--- flow/design.v ---
module debounce(btn,clk,btn_pulse);
    parameter times=5000;
    input btn,clk;
    output reg btn_pulse;
    reg [12:0] N;		     
    always@(posedge clk) begin
        if (btn_pulse) begin
            if (btn==0&&N>0) begin
                N<=N-1;
            end
            else if(btn==0&&N==0) begin
                N<=0;
                btn_pulse<=0;
            end
            else begin
                N<=5000;
            end
        end
        else begin
            if (btn&&N<times) begin
                N<=N+1;
            end
            else if(btn&&N==times) begin
                N<=N;
                btn_pulse<=1;
            end
            else begin
                N<=0;
            end
        end
    end
endmodule
module rand_gen (clk,sw7,out);
    input clk,sw7;
    output reg [6:0] out;
    reg [31:0] state;
    always @(posedge clk) begin
        if (!sw7) begin
            state <= 0;
        end
        else begin
            state <= state * 32'h343fd + 32'h269EC3;
        end
        out <= (state >> 16) & 16'h7fff;
    end
endmodule
module segment (seg_data,seg_led);
    input [3:0] seg_data;
    output [7:0] seg_led;
    reg [7:0] seg_led_r;
    always @(*) begin
        case (seg_data)
            4'd0: seg_led_r = 8'h3f;
            4'd1: seg_led_r = 8'h06;
            4'd2: seg_led_r = 8'h5b;
            4'd3: seg_led_r = 8'h4f;
            4'd4: seg_led_r = 8'h66;
            4'd5: seg_led_r = 8'h6d;
            4'd6: seg_led_r = 8'h7d;
            4'd7: seg_led_r = 8'h07;
            4'd8: seg_led_r = 8'h7f;
            4'd9: seg_led_r = 8'h6f;
            default: seg_led_r = 8'h00;
        endcase
    end
    assign seg_led = seg_led_r;
endmodule
module countdown(clk,countdown_times,leave_times,sw7,game_state,countdown_state);
    input clk,sw7;
    input [1:0] game_state;
    input [4:0] countdown_times;
    output reg [4:0] leave_times;
    output reg [1:0] countdown_state;
    reg [19:0] second;           
    always @(posedge clk) begin
        if (!sw7) begin
            leave_times<=0;
            countdown_state<=0;
            second<=0;
        end
        else begin
            if (game_state==1) begin
                if (countdown_state==0) begin
                    leave_times<=countdown_times;
                    countdown_state<=1;
                end
                else begin
                    if (second==999999) begin
                        if (leave_times>1) begin
                            leave_times<=leave_times-1;
                            second<=0;
                        end
                        else begin
                            countdown_state<=2;
                            leave_times<=0;
                            second<=0;
                        end
                    end
                    else begin
                        second<=second+1;
                    end
                end
            end
            else if (game_state==2) begin
                if(countdown_state==2) begin
                    leave_times<=countdown_times;
                    countdown_state<=3;
                end
                else begin
                    if (second==999999) begin
                        if (leave_times>1) begin
                            leave_times<=leave_times-1;
                            second<=0;
                        end
                        else begin
                            countdown_state<=0;
                            leave_times<=0;
                            second<=0;
                        end
                    end
                    else begin
                        second<=second+1;
                    end
                end
            end
            else begin
                leave_times<=0;
                countdown_state<=0;
                second<=0;
            end
        end
    end
endmodule
module disp(clk,sw7,game_state,leave_times,seg_cat,seg_led,user_defined_cdtime);
    input clk;
    input sw7;
    input [4:0] leave_times;
    input [1:0] game_state;
    input [4:0] user_defined_cdtime;
    output reg [7:0] seg_cat;
    output [7:0] seg_led;
    reg [3:0] num [0:1];     
    always @(posedge clk) begin
        if (!sw7) begin
            num[0]<=15;
            num[1]<=15;
            seg_cat<=8'b11111111;
        end
        else begin
            if(game_state==0) begin
                if (seg_cat==8'b11111111) begin
                    seg_cat<=8'b11111110;
                end
                else begin
                    if (user_defined_cdtime>=30) begin
                        num[1]<=3;
                        num[0]<=0;
                    end
                    else if (user_defined_cdtime>=20) begin
                        num[1]<=2;
                        num[0]<=user_defined_cdtime-20;
                    end
                    else if (user_defined_cdtime>=10) begin
                        num[1]<=1;
                        num[0]<=user_defined_cdtime-10;
                    end
                    else begin
                        num[1]<=0;
                        num[0]<=user_defined_cdtime;
                    end
                    if (seg_cat==8'b11111110) begin
                        seg_cat<=8'b11111101;
                    end
                    else if(seg_cat==8'b11111101) begin
                        seg_cat<=8'b11111110;
                    end
                    else begin
                        seg_cat<=8'b11111111;
                    end
                end
            end
            else if (game_state==1||game_state==2) begin
                if (seg_cat==8'b11111111) begin
                    seg_cat<=8'b11111110;
                end
                else begin
                    if (leave_times-1>=20) begin
                        num[1]<=2;
                        num[0]<=leave_times-21;
                    end
                    else if (leave_times-1>=10) begin
                        num[1]<=1;
                        num[0]<=leave_times-11;
                    end
                    else begin
                        num[1]<=0;
                        num[0]<=leave_times-1;
                    end
                    if (seg_cat==8'b11111110) begin
                        seg_cat<=8'b11111101;
                    end
                    else if(seg_cat==8'b11111101) begin
                        seg_cat<=8'b11111110;
                    end
                    else begin
                        seg_cat<=8'b11111111;
                    end
                end
            end
            else begin
                num[0]<=15;
                num[1]<=15;
                seg_cat<=8'b11111111;
            end
        end
    end
    segment segment1(
                .seg_data(num[seg_cat[0]]),
                .seg_led(seg_led)
            );
endmodule
module music(clk,sw7,buzzer,success,music_state,game_state,leave_times);
    input clk,sw7,success;
    input [4:0] leave_times;
    input [1:0] game_state;
    output reg buzzer;
    output reg [1:0] music_state;
    reg [10:0] per;
    reg [6:0] cnt0;
    reg [16:0] time_cnt;
    reg [11:0] one_cnt;
    reg di;
    localparam
        A2 = 110,
        A2_ = 117,
        B2 = 123,
        C3 = 131,
        C3_ = 139,
        D3 = 147,
        D3_ = 156,
        E3 = 165,
        F3 = 175,
        F3_ = 185,
        G3 = 196,
        G3_ = 208,
        A3 = 220,
        A3_ = 233,
        B3 = 247,
        C4 = 262,
        C4_ = 277,
        D4 = 294,
        D4_ = 311,
        E4 = 330,
        F4 = 349,
        F4_ = 370,
        G4 = 392,
        G4_ = 415,
        A4 = 440,
        A4_ = 466,
        B4 = 494,
        C5 = 522,
        C5_ = 554,
        D5 = 587,
        D5_ = 622,
        E5 = 659,
        F5 = 698,
        F5_ = 740,
        G5 = 784,
        G5_ = 831,
        A5 = 880,
        A5_ = 932,
        B5 = 988,
        C6 = 1047;
    always @(posedge clk) begin
        if (!sw7) begin
            per<=0;
            cnt0<=0;
            time_cnt<=0;
            one_cnt<=0;
            music_state<=0;
            buzzer<=0;
            di<=0;
        end
        else
        if (game_state==2) begin
            if (di==1) begin
                if (one_cnt<958) begin
                    one_cnt<=one_cnt+1;
                end
                else begin
                    one_cnt<=0;
                    buzzer<=!buzzer;
                end
                if (per<=1023) begin
                    if (cnt0<121) begin
                        cnt0<=cnt0+1;
                    end
                    else begin
                        cnt0<=0;
                        per<=per+1;
                    end
                end
                else begin
                    buzzer<=0;
                    one_cnt<=0;
                    per<=0;
                    cnt0<=0;
                    di<=0;
                end
            end
            else begin
                if (one_cnt<15+leave_times*43) begin
                    if(per<999) begin
                        per<=per+1;
                    end
                    else begin
                        per<=0;
                        one_cnt<=one_cnt+1;
                    end
                end
                else begin
                    one_cnt<=0;
                    per<=0;
                    di<=1;
                end
            end
        end
        else if (game_state==3) begin
            if (music_state==0) begin
                music_state<=1;
                one_cnt<=0;
                time_cnt<=0;
                buzzer<=0;
                per<=0;
                cnt0<=0;
            end
            else begin
                if (success==1) begin
                    case (cnt0)
                        0:
                            per=G3;
                        1:
                            per=G3;
                        2:
                            per=G3;
                        3:
                            per=C4;
                        4:
                            per=C4;
                        5:
                            per=E4;
                        6:
                            per=E4;
                        7:
                            per=E4;
                        8:
                            per=G4;
                        9:
                            per=G4;
                        10:
                            per=G4;
                        11:
                            per=C5;
                        12:
                            per=C5;
                        13:
                            per=E5;
                        14:
                            per=E5;
                        15:
                            per=E5;
                        16:
                            per=G5;
                        17:
                            per=G5;
                        18:
                            per=G5;
                        19:
                            per=G5;
                        20:
                            per=G5;
                        21:
                            per=G5;
                        22:
                            per=G5;
                        23:
                            per=G5;
                        24:
                            per=E5;
                        25:
                            per=E5;
                        26:
                            per=E5;
                        27:
                            per=E5;
                        28:
                            per=E5;
                        29:
                            per=E5;
                        30:
                            per=E5;
                        31:
                            per=E5;
                        32:
                            per=G3_;
                        33:
                            per=G3_;
                        34:
                            per=G3_;
                        35:
                            per=C4;
                        36:
                            per=C4;
                        37:
                            per=D4_;
                        38:
                            per=D4_;
                        39:
                            per=D4_;
                        40:
                            per=G4_;
                        41:
                            per=G4_;
                        42:
                            per=G4_;
                        43:
                            per=C5;
                        44:
                            per=C5;
                        45:
                            per=D5_;
                        46:
                            per=D5_;
                        47:
                            per=D5_;
                        48:
                            per=A5_;
                        49:
                            per=A5_;
                        50:
                            per=A5_;
                        51:
                            per=A5_;
                        52:
                            per=A5_;
                        53:
                            per=A5_;
                        54:
                            per=A5_;
                        55:
                            per=A5_;
                        56:
                            per=D5_;
                        57:
                            per=D5_;
                        58:
                            per=D5_;
                        59:
                            per=D5_;
                        60:
                            per=D5_;
                        61:
                            per=D5_;
                        62:
                            per=D5_;
                        63:
                            per=D5_;
                        64:
                            per=A3_;
                        65:
                            per=A3_;
                        66:
                            per=A3_;
                        67:
                            per=D4;
                        68:
                            per=D4;
                        69:
                            per=F4;
                        70:
                            per=F4;
                        71:
                            per=F4;
                        72:
                            per=A4_;
                        73:
                            per=A4_;
                        74:
                            per=A4_;
                        75:
                            per=D5;
                        76:
                            per=D5;
                        77:
                            per=F5;
                        78:
                            per=F5;
                        79:
                            per=F5;
                        80:
                            per=A5_;
                        81:
                            per=A5_;
                        82:
                            per=A5_;
                        83:
                            per=A5_;
                        84:
                            per=A5_;
                        85:
                            per=A5_;
                        86:
                            per=A5_;
                        87:
                            per=A5_;
                        88:
                            per=A5_;
                        89:
                            per=A5_;
                        90:
                            per=A5_;
                        91:
                            per=A5_;
                        92:
                            per=A5_;
                        93:
                            per=A5_;
                        94:
                            per=A5_;
                        95:
                            per=A5_;
                        96:
                            per=C6;
                        97:
                            per=C6;
                        98:
                            per=C6;
                        99:
                            per=C6;
                        100:
                            per=C6;
                        101:
                            per=C6;
                        102:
                            per=C6;
                        103:
                            per=C6;
                        104:
                            per=C6;
                        105:
                            per=C6;
                        106:
                            per=C6;
                        107:
                            per=C6;
                        108:
                            per=C6;
                        109:
                            per=C6;
                        110:
                            per=C6;
                        111:
                            per=C6;
                        default: begin
                            music_state<=2;
                        end
                    endcase
                end
                else begin
                    case (cnt0)
                        0:
                            per=C5;
                        1:
                            per=C5;
                        2:
                            per=C5;
                        3:
                            per=C5;
                        4:
                            per=C5;
                        5:
                            per=G4;
                        6:
                            per=G4;
                        7:
                            per=G4;
                        8:
                            per=G4;
                        9:
                            per=G4;
                        10:
                            per=E4;
                        11:
                            per=E4;
                        12:
                            per=E4;
                        13:
                            per=E4;
                        14:
                            per=A4;
                        15:
                            per=A4;
                        16:
                            per=B4;
                        17:
                            per=B4;
                        18:
                            per=A4;
                        19:
                            per=A4;
                        20:
                            per=G4_;
                        21:
                            per=G4_;
                        22:
                            per=A4_;
                        23:
                            per=A4_;
                        24:
                            per=G4_;
                        25:
                            per=G4_;
                        26:
                            per=E4;
                        27:
                            per=E4;
                        28:
                            per=D4;
                        29:
                            per=D4;
                        30:
                            per=E4;
                        31:
                            per=E4;
                        32:
                            per=E4;
                        33:
                            per=E4;
                        34:
                            per=E4;
                        35:
                            per=E4;
                        36:
                            per=E4;
                        37:
                            per=E4;
                        default: begin
                            music_state<=2;
                        end
                    endcase
                end
                if (time_cnt<=120000-success*60000-1) begin
                    time_cnt<=time_cnt+1;
                    if(one_cnt*per<=500000) begin
                        one_cnt<=one_cnt+1;
                    end
                    else begin
                        one_cnt<=0;
                        buzzer<=!buzzer;
                    end
                end
                else begin
                    buzzer<=0;
                    time_cnt<=0;
                    cnt0<=cnt0+1;
                    one_cnt<=0;
                end
            end
        end
        else begin
            music_state<=0;
            buzzer<=0;
            per<=0;
            cnt0<=0;
            time_cnt<=0;
            one_cnt<=0;
        end
    end
endmodule
module cartoon (sw7,game_state,clk,green,red,row,leave_times,success);
    input [1:0] game_state;
    input success;
    input clk,sw7;
    input [4:0] leave_times;
    output [7:0] green,red;
    output reg [7:0] row;
    reg [7:0] red_cartoon [7:0];     
    reg [7:0] green_cartoon [7:0];   
    wire [7:0] scan [7:0];           
    reg [2:0] cnt;                   
    reg [20:0] times;                
    assign scan[0]=8'b11111110;
    assign scan[1]=8'b11111101;
    assign scan[2]=8'b11111011;
    assign scan[3]=8'b11110111;
    assign scan[4]=8'b11101111;
    assign scan[5]=8'b11011111;
    assign scan[6]=8'b10111111;
    assign scan[7]=8'b01111111;
    always @(posedge clk) begin
        if (!sw7) begin
            cnt<=0;
            row<=scan[0];
        end
        else begin
            cnt<=cnt+3'd1;
            row<=scan[cnt+3'd1];
        end
    end
    always @(posedge clk) begin
        if (!sw7) begin
            times<=0;
            red_cartoon[0]<=8'b00000000;
            red_cartoon[1]<=8'b00000000;
            red_cartoon[2]<=8'b00000000;
            red_cartoon[3]<=8'b00000000;
            red_cartoon[4]<=8'b00000000;
            red_cartoon[5]<=8'b00000000;
            red_cartoon[6]<=8'b00000000;
            red_cartoon[7]<=8'b00000000;
            green_cartoon[0]<=8'b00000000;
            green_cartoon[1]<=8'b00000000;
            green_cartoon[2]<=8'b00000000;
            green_cartoon[3]<=8'b00000000;
            green_cartoon[4]<=8'b00000000;
            green_cartoon[5]<=8'b00000000;
            green_cartoon[6]<=8'b00000000;
            green_cartoon[7]<=8'b00000000;
        end
        else begin 
            if (game_state==0) begin
                red_cartoon[0]<=8'b00011000;
                red_cartoon[1]<=8'b00011000;
                red_cartoon[2]<=8'b00011000;
                red_cartoon[3]<=8'b00011000;
                red_cartoon[4]<=8'b00011000;
                red_cartoon[5]<=8'b00100100;
                red_cartoon[6]<=8'b00100100;
                red_cartoon[7]<=8'b00011000;
                green_cartoon[0]<=8'b00011000;
                green_cartoon[1]<=8'b00011000;
                green_cartoon[2]<=8'b00011000;
                green_cartoon[3]<=8'b00011000;
                green_cartoon[4]<=8'b00000000;
                green_cartoon[5]<=8'b00000000;
                green_cartoon[6]<=8'b00000000;
                green_cartoon[7]<=8'b00000000;
            end
            else if (game_state==1) begin
                red_cartoon[0]<=8'b00011000;
                red_cartoon[1]<=8'b00011000;
                red_cartoon[2]<=8'b00011000;
                red_cartoon[3]<=8'b00011000;
                red_cartoon[4]<=8'b00011000;
                red_cartoon[5]<=8'b00100100;
                red_cartoon[6]<=8'b00100100;
                red_cartoon[7]<=8'b00011000;
                green_cartoon[0]<=8'b00011000;
                green_cartoon[1]<=8'b00011000;
                green_cartoon[2]<=8'b00011000;
                green_cartoon[3]<=8'b00011000;
                green_cartoon[4]<=8'b00000000;
                green_cartoon[5]<=8'b00000000;
                green_cartoon[6]<=8'b00000000;
                green_cartoon[7]<=8'b00000000;
            end
            else if (game_state==2) begin
                if (leave_times-1>=15) begin
                    red_cartoon[0]<=8'b00011000;
                    red_cartoon[1]<=8'b00011000;
                    red_cartoon[2]<=8'b00011000;
                    red_cartoon[3]<=8'b00011000;
                    red_cartoon[4]<=8'b00011000;
                    red_cartoon[5]<=8'b00100100;
                    red_cartoon[6]<=8'b00100100;
                    red_cartoon[7]<=8'b00011000;
                    green_cartoon[0]<=8'b00011000;
                    green_cartoon[1]<=8'b00011000;
                    green_cartoon[2]<=8'b00011000;
                    green_cartoon[3]<=8'b00011000;
                    green_cartoon[4]<=8'b00000000;
                    green_cartoon[5]<=8'b00000000;
                    green_cartoon[6]<=8'b00000000;
                    green_cartoon[7]<=8'b00000000;
                end
                else if (leave_times-1>=10) begin
                    red_cartoon[0]<=8'b00000000;
                    green_cartoon[0]<=8'b00000000;
                end
                else if(leave_times-1>=5) begin
                    red_cartoon[1]<=8'b00000000;
                    green_cartoon[1]<=8'b00000000;
                end
                else if (leave_times-1>0) begin
                    red_cartoon[2]<=8'b00000000;
                    green_cartoon[2]<=8'b00000000;
                end
                else begin
                    red_cartoon[3]<=8'b00000000;
                    green_cartoon[3]<=8'b00000000;
                end
                times<=0;
            end
            else if(game_state==3) begin
                green_cartoon[0]<=8'b00000000;
                green_cartoon[1]<=8'b00000000;
                green_cartoon[2]<=8'b00000000;
                green_cartoon[3]<=8'b00000000;
                green_cartoon[4]<=8'b00000000;
                green_cartoon[5]<=8'b00000000;
                green_cartoon[6]<=8'b00000000;
                green_cartoon[7]<=8'b00000000;
                if (success==1) begin
                    times<=times+1;
                    if (times<=100000) begin
                        red_cartoon[0]<=8'b00000000;
                        red_cartoon[1]<=8'b01100110;
                        red_cartoon[2]<=8'b00000000;
                        red_cartoon[3]<=8'b00000000;
                        red_cartoon[4]<=8'b00000000;
                        red_cartoon[5]<=8'b00000000;
                        red_cartoon[6]<=8'b00000000;
                        red_cartoon[7]<=8'b00000000;
                    end
                    else if(times<=200000) begin
                        red_cartoon[2]<=8'b11111111;
                    end
                    else if(times<=300000) begin
                        red_cartoon[3]<=8'b11111111;
                    end
                    else if(times<=400000) begin
                        red_cartoon[1]<=8'b00000000;
                        red_cartoon[4]<=8'b11111111;
                    end
                    else if (times<=500000) begin
                        red_cartoon[2]<=8'b00000000;
                        red_cartoon[5]<=8'b01111110;
                    end
                    else if(times<=600000) begin
                        red_cartoon[3]<=8'b00000000;
                        red_cartoon[6]<=8'b00111100;
                    end
                    else if(times<=700000) begin
                        red_cartoon[4]<=8'b00000000;
                        red_cartoon[7]<=8'b00011000;
                    end
                    else if (times<=800000) begin
                        red_cartoon[5]<=8'b00000000;
                    end
                    else if(times<=900000) begin
                        red_cartoon[6]<=8'b00000000;
                    end
                    else if(times<=1000000) begin
                        red_cartoon[7]<=8'b00000000;
                    end
                    else if(times<=1250000) begin
                        red_cartoon[0]<=8'b00000000;
                        red_cartoon[1]<=8'b01100110;
                        red_cartoon[2]<=8'b11111111;
                        red_cartoon[3]<=8'b11111111;
                        red_cartoon[4]<=8'b11111111;
                        red_cartoon[5]<=8'b01111110;
                        red_cartoon[6]<=8'b00111100;
                        red_cartoon[7]<=8'b00011000;
                    end
                    else if(times<=1500000) begin
                        red_cartoon[0]<=8'b00000000;
                        red_cartoon[1]<=8'b00000000;
                        red_cartoon[2]<=8'b00000000;
                        red_cartoon[3]<=8'b00000000;
                        red_cartoon[4]<=8'b00000000;
                        red_cartoon[5]<=8'b00000000;
                        red_cartoon[6]<=8'b00000000;
                        red_cartoon[7]<=8'b00000000;
                    end
                    else if(times<=1750000) begin
                        red_cartoon[0]<=8'b00000000;
                        red_cartoon[1]<=8'b01100110;
                        red_cartoon[2]<=8'b11111111;
                        red_cartoon[3]<=8'b11111111;
                        red_cartoon[4]<=8'b11111111;
                        red_cartoon[5]<=8'b01111110;
                        red_cartoon[6]<=8'b00111100;
                        red_cartoon[7]<=8'b00011000;
                    end
                    else if(times<=2000000) begin
                        red_cartoon[0]<=8'b00000000;
                        red_cartoon[1]<=8'b00000000;
                        red_cartoon[2]<=8'b00000000;
                        red_cartoon[3]<=8'b00000000;
                        red_cartoon[4]<=8'b00000000;
                        red_cartoon[5]<=8'b00000000;
                        red_cartoon[6]<=8'b00000000;
                        red_cartoon[7]<=8'b00000000;
                    end
                    else begin
                        times<=0;
                    end
                end
                else begin
                    if (times<=500000) begin
                        times<=times+1;
                        red_cartoon[0]<=8'b00000000;
                        red_cartoon[1]<=8'b01000000;
                        red_cartoon[2]<=8'b11110111;
                        red_cartoon[3]<=8'b01010101;
                        red_cartoon[4]<=8'b01010101;
                        red_cartoon[5]<=8'b01010101;
                        red_cartoon[6]<=8'b01010111;
                        red_cartoon[7]<=8'b00000000;
                    end
                    else if(times<=1000000) begin
                        times<=times+1;
                        red_cartoon[0]<=8'b00000000;
                        red_cartoon[1]<=8'b11000100;
                        red_cartoon[2]<=8'b00000100;
                        red_cartoon[3]<=8'b11011111;
                        red_cartoon[4]<=8'b00010101;
                        red_cartoon[5]<=8'b00011111;
                        red_cartoon[6]<=8'b01010101;
                        red_cartoon[7]<=8'b10011111;
                    end
                    else begin
                        times<=0;
                    end
                end
            end
        end
    end
    assign red=red_cartoon[cnt];
    assign green=green_cartoon[cnt];
endmodule
module boom_pro(sw7,start,clk,led,seg,sw_input,row,seg_cat,btn6,buzzer,green,red);
    input sw7,start,clk,btn6;        
    input [6:0] sw_input;            
    output buzzer;                   
    output [7:0] row,red,green;      
    output [7:0] seg_cat;            
    output [7:0] seg;                
    output reg [6:0] led;            
    reg [1:0] ps_input_times;        
    reg success;                     
    reg [6:0] password;              
    reg [1:0] game_state;            
    reg [4:0] countdown_times;       
    reg [4:0] user_defined_cdtime;   
    reg btn6_before;                 
    wire [4:0] leave_times;          
    wire [1:0] music_state;          
    wire [1:0] countdown_state;      
    wire [6:0] changing_pw;          
    wire btn6_pulse;                 
    wire start_pulse;                
    always @(posedge clk) begin
        if (!sw7) begin
            btn6_before<=0;
            user_defined_cdtime<=0;
            ps_input_times<=0;
            led<=0;
            success<=0;
            game_state<=0;
            password<=0;
            countdown_times<=0;
            user_defined_cdtime<=0;
        end
        else begin
            if (game_state==0) begin
                if (start_pulse) begin
                    success<=0;
                    btn6_before<=0;
                    game_state<=1;
                    countdown_times<=5;
                    password<=changing_pw;
                end
                if (sw_input[6]==1) begin
                    if (sw_input[4:0]>30) begin
                        user_defined_cdtime<=30;
                    end
                    else begin
                        user_defined_cdtime<=sw_input[4:0];
                    end
                end
                else begin
                    user_defined_cdtime<=20;
                end
            end
            else if (game_state==1) begin
                led<=password;
                if (countdown_state==2&&leave_times==0) begin
                    countdown_times<=user_defined_cdtime;
                    game_state<=2;
                    led<=0;
                end
            end
            else if (game_state==2) begin
                led<=sw_input;
                if (ps_input_times<2) begin
                    if (btn6_pulse==1&&btn6_before==0) begin
                        if (sw_input==password) begin
                            game_state<=3;
                            success<=1;
                            led<=0;
                        end
                        else begin
                            ps_input_times<=ps_input_times+1;
                        end
                    end
                    if (countdown_state==0&&leave_times==0) begin
                        game_state<=3;
                        success<=0;
                        led<=0;
                    end
                end
                else begin
                    game_state<=3;
                    success<=0;
                    led<=0;
                end
                btn6_before<=btn6_pulse;
            end
            else if (game_state==3) begin
                if (music_state==2) begin
                    game_state<=0;
                    success<=0;
                    password<=0;
                    countdown_times<=0;
                    ps_input_times<=0;
                end
            end
        end
    end
    debounce debounce1(
                 .btn(start),
                 .clk(clk),
                 .btn_pulse(start_pulse));
    debounce debounce2(
                 .btn(btn6),
                 .clk(clk),
                 .btn_pulse(btn6_pulse));
    rand_gen rand1(
             .clk(clk),
             .sw7(sw7),
             .out(changing_pw));
    disp disp1(
             .clk(clk),
             .sw7(sw7),
             .leave_times(leave_times),
             .user_defined_cdtime(user_defined_cdtime),
             .game_state (game_state),
             .seg_cat(seg_cat),
             .seg_led(seg));
    countdown countdown1(
                  .clk(clk),
                  .sw7(sw7),
                  .game_state(game_state),
                  .countdown_times(countdown_times),
                  .leave_times(leave_times),
                  .countdown_state(countdown_state));
    music music1(
              .clk(clk),
              .sw7(sw7),
              .success(success),
              .game_state(game_state),
              .leave_times(leave_times),
              .buzzer(buzzer),
              .music_state(music_state));
    cartoon cartoon1(
                .game_state(game_state),
                .success(success),
                .clk(clk),
                .sw7(sw7),
                .leave_times(leave_times),
                .green(green),
                .red(red),
                .row(row)
            );
endmodule
--- flow/run.sh ---
#!/bin/bash
# the make line also repeats each setting of config.mk as NAME=value (left out here)
make -C /OpenROAD-flow-scripts/flow DESIGN_CONFIG=/design/flow/config.mk WORK_HOME=/design/flow/orfs CLKGATE_MAP_FILE= finish
--- flow/config.mk ---
export PLATFORM = sky130hd
export DESIGN_NAME = boom_pro
export DESIGN_NICKNAME = boom_pro
export VERILOG_FILES = /design/flow/design.v
export SDC_FILE = /design/flow/constraint.sdc
export NUM_CORES = 4
export LEC_CHECK = 0
export ABC_AREA = 0
export CAP_MARGIN = 20
export CELL_PAD_IN_SITES_GLOBAL_PLACEMENT = 3
export CORE_ASPECT_RATIO = 1.48
export CORE_MARGIN = 2
export CORE_UTILIZATION = 44
export GPL_TIMING_DRIVEN = 1
export MAX_ROUTING_LAYER = met5
export MIN_ROUTING_LAYER = met1
export PLACE_DENSITY_LB_ADDON = 0.14
export SLEW_MARGIN = 20
export TNS_END_PERCENT = 100
--- flow/constraint.sdc ---
create_clock -name core_clock -period 7.94 [get_ports {clk}]
set_input_delay 1.5880 -clock core_clock [delete_from_list [all_inputs] [get_ports {clk}]]
set_output_delay 1.5880 -clock core_clock [all_outputs]
set_load 0.01 [all_outputs]
==> results.py, run 1 <==
# Flow results
metrics = {
    "status": {
        "outcome": "complete, but fails checks",
        "failed_checks": "negative setup slack",
    },
    "worst_setup_path": {
        "cp_slowest_stage_delay_ns": 0.59,
        "crit_slowest_cell": "fa_1",
        "start_kind": "flip-flop",
        "worst-path-buf-inv": 6,
        "worstReg2RegEnd": "music1.one_cnt[7]",
        "required_ns": 8.39,
        "path_common_cell": "fa_1",
        "worst-setup-path-type": "flip-flop to flip-flop",
        "rr_startpoint": "music1.cnt0[1]",
        "r2r_setup_slack_ns": -0.04,
        "cp_max_fo": 6,
        "critPathTopFamily": "adder cells",
        "timing.critical_path.to": "music1.one_cnt[7]",
        "worstPathArrival_ns": 8.43,
        "path_depth": 30,
        "critPathLaunch": "music1.cnt0[1]",
        "ff2ff_path_depth": 30,
        "setup.worst_path.end_class": "flip-flop",
    },
    "logic_synthesis": {
        "ys_cells": 3026,
        "async_flop_share_pct": 0,
        "synth_top_cell_by_count": "nand2_1",
        "yosysSeqAreaShare_pct": 20.8,
        "logic_family": "adder cells",
        "yosysUniqueCellTypes": 105,
        "syn_area_per_cell_um2": 8.36,
        "synth.area.top_cells": "dfxtp_1 18%, fa_1 16%, ha_1 12%",
        "synth.cells.most_frequent": "285 x nand2_1, 268 x inv_1, 234 x ha_1, 228 x nor2_1, 224 x dfxtp_1",
        "yosysTopAreaCellShare_pct": 17.7,
        "fa_ha_area_share_pct": 27.7,
        "aoi_share_pct": 18.2,
        "xor_share_pct": 4.30,
        "yosys_warnings": 12,
        "synth_cells": 3026,
        "yosysChipArea_um2": 25300,
        "yosys_most_used_dff": "dfxtp_1",
        "synthMuxAreaShare_pct": 1.17,
        "synth_top_cell_by_area": "dfxtp_1",
        "ys_sh_simple_pct": 20.8,
        "synthesis.area_um2": 25300,
        "ys.flops": 250,
        "edf_count": 26,
    },
    "drt": {
        "antenna-diode-count": 0,
        "ant_nets": 0,
        "vias": 22500,
        "wirelength_mm": 73.8,
        "drt_iter0_drc": 1167,
        "wire_per_inst_um": 18.8,
        "avgViaCountPerCell": 5.74,
        "drc": 0,
        "dr.pass1.iters": 7,
    },
    "sta": {
        "finalSetupTns_ns": -0.195,
        "finalCriticalPeriod_ns": 7.98,
        "slew_headroom_pct": 22.1,
        "setup_ws_ns": -0.0383,
        "timing.final.crit_share_pct": 100,
        "skew_ns": 0.0208,
        "fmax_mhz": 125,
        "tightest_slew_ns": 1.16,
        "rsz0062_at_grt": "yes",
        "hold_violations": 0,
        "final-setup-viol-count": 7,
        "holdWs_ns": 0.364,
        "finalMaxSlewViolations": 0,
    },
    "cts": {
        "clk_pin_slew_ns": 0.07,
        "cts_root_buf": "clkbuf_16",
        "clockBufferDepth": 3,
        "numCtsBuffers": 30,
        "cts_tree": "built",
        "cts_hold_buf": 0,
        "htree_num_levels": 1,
        "clock-sinks": 250,
        "clk_latency_ns": 0.60,
    },
    "min_path": {
        "worstHoldPathCells": 0,
        "hold_path_end": "rand1.out[6]",
        "holdCritPathClass": "flip-flop to flip-flop",
        "hp-start": "rand1.state[22]",
    },
    "global_route": {
        "first_global_vias": 23400,
        "overflow": 0,
        "grt_pass1_wl_mm": 122,
        "grt_antenna_before_repair": 0,
        "grt_max_degree": 67,
        "grt_use_total_pct": 24.9,
    },
    "cells_and_area": {
        "nets": 3587,
        "area.growth.synth_to_final_pct": 16.1,
        "final_util_pct": 51.9,
    },
    "die": {
        "fp.dieArea_um2": 59400,
        "fp_util_pct": 44.6,
        "rows": 106,
        "core-area_um2": 56600,
        "die_w_um": 201,
        "ios": 59,
        "die.size.y_um": 296,
    },
    "place": {
        "dp_hpwl_mm": 56.5,
        "portBuffers": 45,
        "globalplace.congestion": 0.870,
    },
    "run": {
        "warnings": 64,
        "maxCapViolCount": 0,
    },
}
-- area by class of cell --
cell class,count,area [um^2]
inverters,269,1020
flip-flops and latches,250,5270
well taps,756,946
clock inverters,18,273
repair buffers,249,2080
fillers,5434,27300
multi-input cells,2339,19000
clock buffers,37,817
-- stage by stage --
stage	instance area, um^2	setup WS, ns	std cells
after floorplan	25300	0.0113	3037
after detailed placement	27200	-0.612	3824
after global placement	27200	-0.563	3824
final	29400	-0.0383	3918
after CTS	29000	0.00162	3899
after global routing	29400	-0.321	3918
-- what timing repair did --
item,4_1_cts,5_1_grt
pin swaps,76,55
cloned,1,1
endpoints found under the setup margin,13,13
setup buffers,21,19
resized,103,51
-- per-layer routing --
layer	global-route usage, %	up-vias	part of all wire (%)
li1	-	10800	-
met1	28.1	11000	39
met4	10.4	0	4.0
met3	1.89	171	3.0
met2	48.1	508	54
met5	0	-	0
==> run 2, diff against run 1 <==
- ABC_AREA: 0 -> 1
- CELL_PAD_IN_SITES_GLOBAL_PLACEMENT: 3 -> 0
- CORE_UTILIZATION: 44 -> 72
- CTS_CLUSTER_SIZE: not set -> 14
- PLACE_DENSITY_LB_ADDON: 0.14 -> 0.25
- SLEW_MARGIN: 20 -> 40
- clock period: 7.94 -> 6.85 ns (I/O delays scaled with it)
==> run 2 against run 1 <==
Effect of this change:
- the layout still fails its checks (negative setup slack)
- area after synthesis up 3.7%
- via count up 29%
- critical path type unchanged
- largest cell class unchanged
- highest routed layer is now met5
==> results.py, run 2 <==
# Flow results
metrics = {
    "cts": {
        "numCtsBuffers": 26,
        "clk_pin_slew_ns": 0.07,
        "cts_hold_buf": 0,
        "cts_root_buf": "clkbuf_16",
        "clock-sinks": 250,
        "clk_latency_ns": 0.59,
        "cts_tree": "built",
        "htree_num_levels": 1,
        "clockBufferDepth": 3,
    },
    "drt": {
        "drc": 0,
        "vias": 29100,
        "wirelength_mm": 101,
        "wire_per_inst_um": 23.0,
        "ant_nets": 0,
        "dr.pass1.iters": 18,
        "avgViaCountPerCell": 6.65,
        "drt_iter0_drc": 4082,
    },
    "sta": {
        "holdWs_ns": 0.392,
        "finalCriticalPeriod_ns": 7.80,
        "final-setup-viol-count": 13,
        "setup_ws_ns": -0.948,
        "rsz0062_at_grt": "yes",
        "hold_violations": 0,
        "skew_ns": 0.0295,
        "tightest_slew_ns": 0.854,
        "timing.final.crit_share_pct": 114,
        "fmax_mhz": 128,
        "finalSetupTns_ns": -11.74,
        "finalMaxSlewViolations": 0,
        "slew_headroom_pct": 43.0,
    },
    "logic_synthesis": {
        "synth.cells.most_frequent": "754 x nand2_1, 582 x inv_1, 378 x nor2_1, 234 x ha_1, 224 x dfxtp_1",
        "logic_family": "simple AND/OR/NAND/NOR gates",
        "ys.flops": 250,
        "yosys_warnings": 12,
        "async_flop_share_pct": 0,
        "synthMuxAreaShare_pct": 0,
        "fa_ha_area_share_pct": 26.7,
        "yosysUniqueCellTypes": 70,
        "edf_count": 26,
        "ys_cells": 3675,
        "yosysChipArea_um2": 26200,
        "aoi_share_pct": 11.7,
        "yosysSeqAreaShare_pct": 20.1,
        "ys_sh_simple_pct": 27.1,
        "yosysTopAreaCellShare_pct": 17.1,
        "xor_share_pct": 3.54,
        "synth_top_cell_by_area": "dfxtp_1",
        "synthesis.area_um2": 26200,
        "syn_area_per_cell_um2": 7.13,
        "yosys_most_used_dff": "dfxtp_1",
        "synth_top_cell_by_count": "nand2_1",
        "synth.area.top_cells": "dfxtp_1 17%, fa_1 16%, ha_1 11%",
        "synth_cells": 3675,
    },
    "global_route": {
        "gr-usage-met3_pct": 13.0,
        "busiest_layer": "met2",
        "globalRouteMet1Util_pct": 44.1,
        "overflow": 0,
        "grt_use_total_pct": 47.6,
        "first_global_vias": 29100,
        "grt_antenna_before_repair": 10,
        "grt_max_degree": 65,
        "use_met2_pct": 83.4,
        "grt_pass1_wl_mm": 143,
    },
    "worst_setup_path": {
        "cp_max_fo": 7,
        "critPathTopFamily": "simple AND/OR/NAND/NOR gates",
        "path_depth": 40,
        "required_ns": 7.36,
        "worst-setup-path-type": "flip-flop to flip-flop",
        "crit_slowest_cell": "fa_1",
        "worstReg2RegEnd": "music1.one_cnt[6]",
        "rr_startpoint": "music1.cnt0[0]",
        "r2r_setup_slack_ns": -0.95,
        "start_kind": "flip-flop",
        "worst-path-buf-inv": 9,
        "critPathLaunch": "music1.cnt0[0]",
        "ff2ff_path_depth": 40,
        "timing.critical_path.to": "music1.one_cnt[6]",
        "worstPathArrival_ns": 8.31,
        "setup.worst_path.end_class": "flip-flop",
        "cp_slowest_stage_delay_ns": 0.64,
    },
    "die": {
        "ios": 59,
        "fp.dieArea_um2": 38000,
        "die.size.y_um": 236,
        "rows": 85,
        "fp_util_pct": 72.5,
        "die_w_um": 161,
        "core-area_um2": 36200,
    },
    "cells_and_area": {
        "nets": 4315,
        "area.growth.synth_to_final_pct": 16.8,
        "nFillCells": 2044,
    },
    "place": {
        "globalplace.congestion": 1.07,
        "portBuffers": 45,
        "dp_hpwl_mm": 67.6,
    },
    "run": {
        "warnings": 66,
        "maxCapViolCount": 0,
    },
    "min_path": {
        "hp-start": "rand1.state[21]",
        "worstHoldPathCells": 0,
        "holdCritPathClass": "flip-flop to flip-flop",
        "hold_path_end": "rand1.out[5]",
    },
    "status": {
        "failed_checks": "negative setup slack",
        "outcome": "complete, but fails checks",
    },
}
[run 2: cell type report]
type,count,area [um^2],share of cell area (%)
Clock buffer,34,701,2.29
Clock inverter,13,194,0.634
Sequential cell,250,5280,17.2
Inverter,622,2360,7.71
Timing Repair Buffer,244,2000,6.54
Multi-Input combinational cell,2723,19500,63.6
Antenna cell,8,20.0,0.0654
Tap cell,478,598,1.95
[run 2: through the flow]
stage	instances	instance area, um^2	setup slack [ns]	utilization, %
CTS	4342	29700	-0.00260	82.2
global route	4367	30600	-1.14	84.6
detailed placement	4284	28100	-0.652	77.6
global placement	4284	28100	-0.389	77.6
floorplan	3686	26300	0.0570	-
finish	4372	30600	-0.948	84.7
[run 2: what timing repair did]
item / in CTS / in global routing
setup buffers: 10 / 21
resized: 169 / 177
cloned: 2 / 1
endpoints found under the setup margin: 13 / 13
pin swaps: 71 / 104
[run 2: layer usage]
| layer | routed length (um) | vias to the layer above |
|---|---|---|
| met5 | 25 | - |
| met2 | 46600 | 2438 |
| met3 | 11300 | 1167 |
| li1 | - | 12200 |
| met4 | 12700 | 4 |
| met1 | 30000 | 13200 |
==> run 3, diff against run 2 <==
- CELL_PAD_IN_SITES_GLOBAL_PLACEMENT: 0 -> not set
- CORE_ASPECT_RATIO: 1.48 -> not set
- CORE_UTILIZATION: 72 -> 70
- CTS_CLUSTER_SIZE: 14 -> not set
- GPL_TIMING_DRIVEN: 1 -> not set
- MAX_ROUTING_LAYER: met5 -> not set
- MIN_ROUTING_LAYER: met1 -> not set
- PLACE_DENSITY_LB_ADDON: 0.25 -> not set
- SLEW_MARGIN: 40 -> 20
- TNS_END_PERCENT: 100 -> not set
- clock period: 6.85 -> 12.1 ns (I/O delays scaled with it)
==> run 3 against run 2 <==
Effect of this change:
- the run now finishes clean
- non-clock buffer count shrank 193
- setup slack improved by 4.9 ns
- sequential share of layout area up 1.7 points
- critical path type unchanged
==> results.py, run 3 <==
# Flow results
metrics = {
    "status": {
        "outcome": "finished clean",
    },
    "logic_synthesis": {
        "ys_sh_simple_pct": 27.1,
        "logic_family": "simple AND/OR/NAND/NOR gates",
        "synth.area.top_cells": "dfxtp_1 17%, fa_1 16%, ha_1 11%",
        "yosysTopAreaCellShare_pct": 17.1,
        "yosys_warnings": 12,
        "ys_cells": 3675,
        "yosysUniqueCellTypes": 70,
        "ys.flops": 250,
        "synth_cells": 3675,
        "aoi_share_pct": 11.7,
        "syn_area_per_cell_um2": 7.13,
        "async_flop_share_pct": 0,
        "yosysSeqAreaShare_pct": 20.1,
        "synthMuxAreaShare_pct": 0,
        "fa_ha_area_share_pct": 26.7,
        "xor_share_pct": 3.54,
        "yosysChipArea_um2": 26200,
        "yosys_most_used_dff": "dfxtp_1",
        "synth.cells.most_frequent": "754 x nand2_1, 582 x inv_1, 378 x nor2_1, 234 x ha_1, 224 x dfxtp_1",
        "synth_top_cell_by_count": "nand2_1",
        "synthesis.area_um2": 26200,
        "edf_count": 26,
        "synth_top_cell_by_area": "dfxtp_1",
    },
    "global_route": {
        "grt_pass1_wl_mm": 131,
        "overflow": 0,
        "grt_max_degree": 48,
        "grt_use_total_pct": 41.7,
        "first_global_vias": 26000,
        "grt_antenna_before_repair": 0,
    },
    "place": {
        "dp_hpwl_mm": 62.4,
        "dp_cells": 4111,
        "globalplace.congestion": 0.982,
        "portBuffers": 45,
    },
    "cells_and_area": {
        "area.growth.synth_to_final_pct": 5.97,
        "final_util_pct": 75.5,
        "nFillCells": 2689,
        "instances_no_fill": 4165,
        "nets": 4122,
        "layout.area.seq_um2": 5270,
        "logic_area_um2": 18200,
    },
    "drt": {
        "dr.pass1.iters": 8,
        "wire_per_inst_um": 19.5,
        "antenna-diode-count": 0,
        "wirelength_mm": 81.2,
        "avgViaCountPerCell": 6.27,
        "vias": 26100,
        "drt_iter0_drc": 2853,
        "ant_nets": 0,
        "drc": 0,
    },
    "min_path": {
        "worstHoldPathCells": 0,
        "hp-start": "rand1.state[22]",
        "holdCritPathClass": "flip-flop to flip-flop",
        "hold_path_end": "rand1.out[6]",
    },
    "run": {
        "maxCapViolCount": 0,
        "warnings": 65,
    },
    "worst_setup_path": {
        "worst-path-buf-inv": 6,
        "required_ns": 12.63,
        "critPathLaunch": "music1.cnt0[0]",
        "r2r_setup_slack_ns": 3.96,
        "start_kind": "flip-flop",
        "worst-setup-path-type": "flip-flop to flip-flop",
        "path_depth": 37,
        "rr_startpoint": "music1.cnt0[0]",
        "critPathTopFamily": "simple AND/OR/NAND/NOR gates",
        "ff2ff_path_depth": 37,
        "path_common_cell": "nand2_1",
        "timing.critical_path.to": "music1.one_cnt[8]",
        "cp_max_fo": 12,
        "worstReg2RegEnd": "music1.one_cnt[8]",
        "setup.worst_path.end_class": "flip-flop",
        "crit_slowest_cell": "fa_1",
        "worstPathArrival_ns": 8.68,
        "cp_slowest_stage_delay_ns": 0.57,
    },
    "sta": {
        "tightest_slew_ns": 0.956,
        "finalCriticalPeriod_ns": 8.14,
        "slew_headroom_pct": 35.8,
        "hold_violations": 0,
        "timing.final.crit_share_pct": 67.3,
        "finalMaxSlewViolations": 0,
        "fmax_mhz": 123,
        "finalSetupTns_ns": 0,
        "skew_ns": 0.0211,
        "rsz0062_at_grt": "no",
        "final-setup-viol-count": 0,
    },
    "die": {
        "die_w_um": 198,
        "fp_util_pct": 71.3,
        "ios": 59,
        "fp.dieArea_um2": 39000,
        "die.size.y_um": 198,
        "rows": 70,
        "core-area_um2": 36800,
    },
    "cts": {
        "clock-sinks": 250,
        "cts_tree": "built",
        "cts_hold_buf": 0,
        "htree_num_levels": 1,
        "cts_root_buf": "clkbuf_16",
        "clk_pin_slew_ns": 0.07,
        "clk_latency_ns": 0.60,
        "clockBufferDepth": 3,
        "cts_setup_buffers": 0,
        "cts_resized": 0,
        "numCtsBuffers": 29,
    },
}
-- run 3: area by class of cell --
type | count | share of cell area (%)
multi-input combinational | 2720 | 65.3
clock inverter | 21 | 0.631
clock buffer | 33 | 2.77
timing repair buffer | 51 | 1.77
inverter | 622 | 8.41
tap | 468 | 2.11
sequential | 250 | 19.0
-- run 3: stage by stage --
| stage | hold WS, ns | setup slack, ns | cell area, um^2 |
|---|---|---|---|
| after global placement | 0.362 | 4.45 | 26800 |
| final | 0.386 | 3.96 | 27800 |
| after CTS | 0.383 | 4.20 | 27800 |
| after floorplan | 0.350 | 5.31 | 26300 |
| after detailed placement | 0.359 | 4.20 | 26800 |
| after global routing | 0.388 | 3.52 | 27800 |
-- run 3: layer usage --
layer / up-vias / global-route usage, % / wire (um)
met5: - / 0 / 0
met4: 0 / 19.5 / 4350
met3: 415 / 7.67 / 8220
met2: 1730 / 69.3 / 37500
met1: 12200 / 52.8 / 31100
li1: 11800 / - / -
==> run 4, diff against run 3 <==
- CELL_PAD_IN_SITES_GLOBAL_PLACEMENT: not set -> 0
- CORE_ASPECT_RATIO: not set -> 0.72
- CORE_UTILIZATION: 70 -> 72
- GPL_TIMING_DRIVEN: not set -> 1
- MAX_ROUTING_LAYER: not set -> met5
- MIN_ROUTING_LAYER: not set -> met1
- PLACE_DENSITY: not set -> 0.35
- SETUP_SLACK_MARGIN: not set -> 0.85
- SLEW_MARGIN: 20 -> 40
- TNS_END_PERCENT: not set -> 100
- clock period: 12.1 -> 6.82 ns (I/O delays scaled with it)
==> run 4 against run 3 <==
Effect of this change:
- the layout now fails its checks (negative setup slack)
- non-clock buffer count is 152 higher
- cell count is 4.0% higher
- first-iteration DRC count is 59% higher
- critical endpoint is now music1.one_cnt[6]
==> results.py, run 4 <==
# Flow results
metrics = {
    "logic_synthesis": {
        "yosysTopAreaCellShare_pct": 17.1,
        "yosys_warnings": 12,
        "yosys_most_used_dff": "dfxtp_1",
        "synth_top_cell_by_count": "nand2_1",
        "synth_cells": 3675,
        "edf_count": 26,
        "logic_family": "simple AND/OR/NAND/NOR gates",
        "yosysUniqueCellTypes": 70,
        "yosysChipArea_um2": 26200,
        "synth.cells.most_frequent": "754 x nand2_1, 582 x inv_1, 378 x nor2_1, 234 x ha_1, 224 x dfxtp_1",
        "syn_area_per_cell_um2": 7.13,
        "synthMuxAreaShare_pct": 0,
        "aoi_share_pct": 11.7,
        "synth.area.top_cells": "dfxtp_1 17%, fa_1 16%, ha_1 11%",
        "xor_share_pct": 3.54,
        "async_flop_share_pct": 0,
        "yosysSeqAreaShare_pct": 20.1,
        "synth_top_cell_by_area": "dfxtp_1",
        "ys_cells": 3675,
        "synthesis.area_um2": 26200,
        "ys_sh_simple_pct": 27.1,
        "ys.flops": 250,
        "fa_ha_area_share_pct": 26.7,
    },
    "die": {
        "fp_util_pct": 72.8,
        "rows": 59,
        "die.size.y_um": 166,
        "ios": 59,
        "die_w_um": 229,
        "fp.dieArea_um2": 38000,
        "core-area_um2": 36000,
    },
    "cts": {
        "numCtsBuffers": 26,
        "cts_hold_buf": 0,
        "cts_tree": "built",
        "clk_pin_slew_ns": 0.07,
        "clock-sinks": 250,
        "clk_latency_ns": 0.58,
        "clockBufferDepth": 3,
        "cts_root_buf": "clkbuf_16",
        "htree_num_levels": 1,
    },
    "drt": {
        "wire_per_inst_um": 20.7,
        "ant_nets": 0,
        "dr.pass1.iters": 7,
        "drc": 0,
        "avgViaCountPerCell": 6.49,
        "vias": 28100,
        "drt_iter0_drc": 4533,
        "wirelength_mm": 89.9,
    },
    "sta": {
        "final-setup-viol-count": 13,
        "tightest_slew_ns": 0.882,
        "rsz0062_at_grt": "yes",
        "holdWs_ns": 0.391,
        "fmax_mhz": 133,
        "timing.final.crit_share_pct": 110,
        "setup_ws_ns": -0.705,
        "hold_violations": 0,
        "finalCriticalPeriod_ns": 7.53,
        "slew_headroom_pct": 41.2,
        "skew_ns": 0.0227,
        "finalMaxSlewViolations": 0,
    },
    "worst_setup_path": {
        "worstReg2RegEnd": "music1.one_cnt[6]",
        "ff2ff_path_depth": 37,
        "crit_slowest_cell": "fa_1",
        "path_depth": 37,
        "worst-setup-path-type": "flip-flop to flip-flop",
        "cp_slowest_stage_delay_ns": 0.67,
        "timing.critical_path.to": "music1.one_cnt[6]",
        "r2r_setup_slack_ns": -0.71,
        "required_ns": 7.33,
        "start_kind": "flip-flop",
        "cp_max_fo": 7,
        "critPathTopFamily": "adder cells",
        "worst-path-buf-inv": 5,
        "worstPathArrival_ns": 8.03,
        "setup.worst_path.end_class": "flip-flop",
        "critPathLaunch": "music1.cnt0[0]",
        "rr_startpoint": "music1.cnt0[0]",
    },
    "status": {
        "outcome": "complete, but fails checks",
        "failed_checks": "negative setup slack",
    },
    "run": {
        "warnings": 69,
        "maxCapViolCount": 0,
    },
    "global_route": {
        "first_global_vias": 27200,
        "grt_max_degree": 75,
        "grt_antenna_before_repair": 3,
        "overflow": 0,
        "grt_use_total_pct": 44.1,
        "grt_pass1_wl_mm": 137,
    },
    "min_path": {
        "hold_path_end": "rand1.out[5]",
        "worstHoldPathCells": 0,
        "hp-start": "rand1.state[21]",
        "holdCritPathClass": "flip-flop to flip-flop",
    },
    "cells_and_area": {
        "instances_no_fill": 4333,
        "layout.area.seq_um2": 5290,
        "nFillCells": 2019,
        "logic_area_um2": 19400,
        "nets": 4272,
        "area.growth.synth_to_final_pct": 15.5,
    },
    "place": {
        "dp_hpwl_mm": 63.4,
        "dp_cells": 4235,
        "globalplace.congestion": 0.996,
        "portBuffers": 45,
    },
}
==> run 4: final cells by class <==
cell class | count | share of cell area (%)
diodes | 1 | 0.00827
clock buffers | 35 | 2.53
clock inverters | 13 | 0.471
inverters | 622 | 7.84
multi-input cells | 2721 | 64.0
flip-flops and latches | 250 | 17.5
well taps | 488 | 2.02
repair buffers | 203 | 5.69
==> run 4: through the flow <==
stage / TNS (ns) / util (%) / setup slack (ns) / cell area, um^2
floorplan: 0 / - / 0.538 / 26500
global placement: -2.97 / 77.5 / -0.253 / 27900
detailed placement: -4.31 / 77.5 / -0.369 / 27900
CTS: -0.476 / 81.5 / -0.0725 / 29400
global route: -13.60 / 84.0 / -1.09 / 30300
finish: -8.62 / 84.0 / -0.705 / 30300
==> run 4: timing repair <==
action                     in CTS  in global routing
pin swaps                      66                 96
setup endpoints to repair      15                 21
cloned                          1                  0
buffers inserted               27                 21
gates resized                  99                171
==> run 4: layer usage <==
metal,up-vias,part of all wire [%],global-route usage (%)
li1,12200,-,-
met1,12900,36,57.7
met2,2412,44,70.5
met3,656,13,10.4
met4,6,6.4,18.7
met5,-,0.046,0
==> run 5, diff against run 4 <==
- CELL_PAD_IN_SITES_GLOBAL_PLACEMENT: 0 -> not set
- CORE_ASPECT_RATIO: 0.72 -> not set
- CTS_CLUSTER_DIAMETER: not set -> 25
- CTS_CLUSTER_SIZE: not set -> 78
- GPL_TIMING_DRIVEN: 1 -> not set
- HOLD_SLACK_MARGIN: not set -> -0.1
- MAX_ROUTING_LAYER: met5 -> not set
- MIN_ROUTING_LAYER: met1 -> not set
- PLACE_DENSITY: 0.35 -> not set
- PLACE_DENSITY_LB_ADDON: not set -> 0.2
- SETUP_SLACK_MARGIN: 0.85 -> 1.65
- SLEW_MARGIN: 40 -> 20
- TNS_END_PERCENT: 100 -> not set
- clock period: 6.82 -> 6.65 ns (I/O delays scaled with it)
==> run 5 against run 4 <==
Effect of this change:
- the run now fails in global routing (5_1_grt)
- die size about the same
- synthesized cell count unchanged
- area after synthesis unchanged
==> results.py, run 5 <==
# Flow results
metrics = {
    "status": {
        "outcome": "stopped before the end",
        "failed_stage": "global routing (5_1_grt)",
        "stop_error": "[ERROR GRT-0116] Global routing finished with congestion. Check the congestion regions in the DRC Viewer.",
    },
    "logic_synthesis": {
        "synthesis.area_um2": 26200,
        "yosys_warnings": 12,
        "synth.area.top_cells": "dfxtp_1 17%, fa_1 16%, ha_1 11%",
        "yosys_most_used_dff": "dfxtp_1",
        "synth_top_cell_by_area": "dfxtp_1",
        "synth_top_cell_by_count": "nand2_1",
        "syn_area_per_cell_um2": 7.13,
        "yosysUniqueCellTypes": 70,
        "yosysSeqAreaShare_pct": 20.1,
        "yosysChipArea_um2": 26200,
        "ys.flops": 250,
        "synth_cells": 3675,
        "xor_share_pct": 3.54,
        "fa_ha_area_share_pct": 26.7,
        "yosysTopAreaCellShare_pct": 17.1,
        "synthMuxAreaShare_pct": 0,
        "aoi_share_pct": 11.7,
        "ys_sh_simple_pct": 27.1,
        "ys_cells": 3675,
        "async_flop_share_pct": 0,
        "edf_count": 26,
        "synth.cells.most_frequent": "754 x nand2_1, 582 x inv_1, 378 x nor2_1, 234 x ha_1, 224 x dfxtp_1",
        "logic_family": "simple AND/OR/NAND/NOR gates",
    },
    "place": {
        "post_dp_cell_area_um2": 27900,
        "globalplace.congestion": 1.04,
        "portBuffers": 45,
        "dp_hpwl_mm": 64.4,
    },
    "die": {
        "fp_util_pct": 73.3,
        "die_w_um": 195,
        "rows": 69,
        "die.size.y_um": 195,
        "ios": 59,
        "fp.dieArea_um2": 37900,
        "core-area_um2": 35700,
    },
    "cts": {
        "clockBufferDepth": 3,
        "clock-sinks": 250,
        "cts_root_buf": "clkbuf_16",
        "numCtsBuffers": 67,
        "cts_hold_buf": 0,
        "htree_num_levels": 3,
    },
    "global_route": {
        "grt_use_total_pct": 74.2,
        "overflow": 426,
    },
}
-- run 5: per-layer routing --
metal	GRT overflow	track usage (%)
met5	4	26.8
met4	138	72.1
met3	20	55.9
met2	247	92.5
met1	17	75.7
-- run 5: metrics by stage --
step           hold slack (ns)  utilization, %  TNS [ns]  std cells  setup WS, ns
2_1_floorplan            0.350               -         0       3686         0.368
3_3_place_gp             0.359            78.2     -6.67       4218        -0.540
3_5_place_dp             0.377            78.2     -7.98       4218        -0.645
4_1_cts                  0.393            89.3     -3.20       4423        -0.285
-- run 5: timing repair --
item | 4_1_cts
resized | 249
cloned | 2
endpoints found under the hold margin | 0
pin swaps | 163
setup buffers | 81
setup endpoints to repair | 36
==> run 6, diff against run 5 <==
- CELL_PAD_IN_SITES_GLOBAL_PLACEMENT: not set -> 0
- CORE_ASPECT_RATIO: not set -> 0.5
- CTS_CLUSTER_DIAMETER: 25 -> not set
- CTS_CLUSTER_SIZE: 78 -> 14
- GPL_TIMING_DRIVEN: not set -> 1
- HOLD_SLACK_MARGIN: -0.1 -> 0.21
- MAX_ROUTING_LAYER: not set -> met5
- MIN_ROUTING_LAYER: not set -> met1
- SETUP_SLACK_MARGIN: 1.65 -> -0.4
- SLEW_MARGIN: 20 -> 40
- TNS_END_PERCENT: not set -> 100
- clock period: 6.65 -> 5.83 ns (I/O delays scaled with it)
==> run 6 against run 5 <==
Effect of this change:
- the layout now fails its checks (negative setup slack)
- synthesized cell count is the same
- area after synthesis is the same
- die size increased by 0.24%
==> results.py, run 6 <==
# Flow results
metrics = {
    "die": {
        "ios": 59,
        "fp_util_pct": 73.1,
        "fp.dieArea_um2": 38000,
        "die.size.y_um": 139,
        "die_w_um": 274,
        "core-area_um2": 35900,
        "rows": 49,
    },
    "logic_synthesis": {
        "yosysUniqueCellTypes": 70,
        "yosys_most_used_dff": "dfxtp_1",
        "logic_family": "simple AND/OR/NAND/NOR gates",
        "synth_top_cell_by_area": "dfxtp_1",
        "yosysChipArea_um2": 26200,
        "fa_ha_area_share_pct": 26.7,
        "synth.area.top_cells": "dfxtp_1 17%, fa_1 16%, ha_1 11%",
        "synth_top_cell_by_count": "nand2_1",
        "yosys_warnings": 12,
        "syn_area_per_cell_um2": 7.13,
        "xor_share_pct": 3.54,
        "edf_count": 26,
        "yosysTopAreaCellShare_pct": 17.1,
        "yosysSeqAreaShare_pct": 20.1,
        "async_flop_share_pct": 0,
        "ys.flops": 250,
        "ys_cells": 3675,
        "synthMuxAreaShare_pct": 0,
        "synth.cells.most_frequent": "754 x nand2_1, 582 x inv_1, 378 x nor2_1, 234 x ha_1, 224 x dfxtp_1",
        "synthesis.area_um2": 26200,
        "aoi_share_pct": 11.7,
        "ys_sh_simple_pct": 27.1,
        "synth_cells": 3675,
    },
    "place": {
        "dp_cells": 4294,
        "post-place-ws_ns": -1.26,
        "portBuffers": 45,
        "globalplace.congestion": 0.996,
        "dp_hpwl_mm": 62.9,
    },
    "sta": {
        "rsz0062_at_grt": "yes",
        "fmax_mhz": 141,
        "slew_headroom_pct": 41.3,
        "skew_ns": 0.0380,
        "final-setup-viol-count": 22,
        "hold_violations": 0,
        "tightest_slew_ns": 0.878,
        "finalMaxSlewViolations": 0,
        "timing.final.crit_share_pct": 121,
        "finalCriticalPeriod_ns": 7.08,
        "setup_ws_ns": -1.25,
    },
    "cts": {
        "cts_tree": "built",
        "clockBufferDepth": 3,
        "clk_latency_ns": 0.59,
        "clk_pin_slew_ns": 0.07,
        "cts_hold_buf": 0,
        "clock-sinks": 250,
        "htree_num_levels": 1,
        "cts_root_buf": "clkbuf_16",
        "numCtsBuffers": 25,
    },
    "drt": {
        "wirelength_mm": 90.0,
        "drc": 0,
        "drt_iter0_drc": 4481,
        "dr.pass1.iters": 13,
        "wire_per_inst_um": 20.6,
        "antenna-diode-count": 0,
        "ant_nets": 0,
        "vias": 28100,
        "avgViaCountPerCell": 6.41,
    },
    "worst_setup_path": {
        "worst-path-buf-inv": 7,
        "critPathLaunch": "music1.cnt0[1]",
        "r2r_setup_slack_ns": -1.25,
        "worstPathArrival_ns": 7.58,
        "worstReg2RegEnd": "music1.one_cnt[9]",
        "ff2ff_path_depth": 41,
        "path_depth": 41,
        "crit_slowest_cell": "fa_1",
        "worst-setup-path-type": "flip-flop to flip-flop",
        "cp_max_fo": 6,
        "start_kind": "flip-flop",
        "timing.critical_path.to": "music1.one_cnt[9]",
        "required_ns": 6.33,
        "cp_slowest_stage_delay_ns": 0.51,
        "setup.worst_path.end_class": "flip-flop",
        "rr_startpoint": "music1.cnt0[1]",
        "critPathTopFamily": "adder cells",
    },
    "status": {
        "failed_checks": "negative setup slack",
        "outcome": "complete, but fails checks",
    },
    "cells_and_area": {
        "instances_no_fill": 4380,
        "area.growth.synth_to_final_pct": 15.3,
        "nets": 4327,
    },
    "run": {
        "warnings": 67,
        "maxCapViolCount": 0,
    },
    "global_route": {
        "grt_use_total_pct": 45.4,
        "grt_pass1_wl_mm": 140,
        "grt_max_degree": 65,
        "grt_antenna_before_repair": 1,
        "first_global_vias": 27600,
        "overflow": 0,
    },
    "min_path": {
        "hp-start": "rand1.state[22]",
        "holdCritPathClass": "flip-flop to flip-flop",
        "hold_path_end": "rand1.out[6]",
        "worstHoldPathCells": 0,
    },
}
## run 6: routing by layer
| metal | vias up | global-route usage, % | part of all wire, % |
|---|---|---|---|
| met3 | 781 | 11.4 | 12 |
| li1 | 12200 | - | - |
| met5 | - | 0 | 0 |
| met2 | 2374 | 74.0 | 45 |
| met1 | 12700 | 54.6 | 35 |
| met4 | 0 | 26.7 | 8.1 |
## run 6: cell type report
class,instances,area (um^2)
Clock buffer,34,721
Clock inverter,10,129
Fill cell,2084,5650
Inverter,622,2350
Multi-Input combinational cell,2722,19100
Sequential cell,250,5280
Tap cell,484,606
Timing Repair Buffer,258,2070
## run 6: through the flow
step / hold WS, ns / setup TNS, ns / util [%] / instance area, um^2
final: 0.384 / -18.39 / 84.2 / 30200
after global routing: 0.382 / -21.95 / 84.2 / 30200
after CTS: 0.371 / -13.54 / 82.9 / 29700
after detailed placement: 0.360 / -15.89 / 79.1 / 28400
after global placement: 0.353 / -13.42 / 79.1 / 28400
after floorplan: 0.350 / -5.54 / - / 26500
## run 6: repair_timing
action                     CTS  global route
pin swaps                   78            98
setup endpoints to repair   13            17
setup buffers               29            10
hold endpoints to repair     0             0
cloned                       3             1
gates resized               86           107
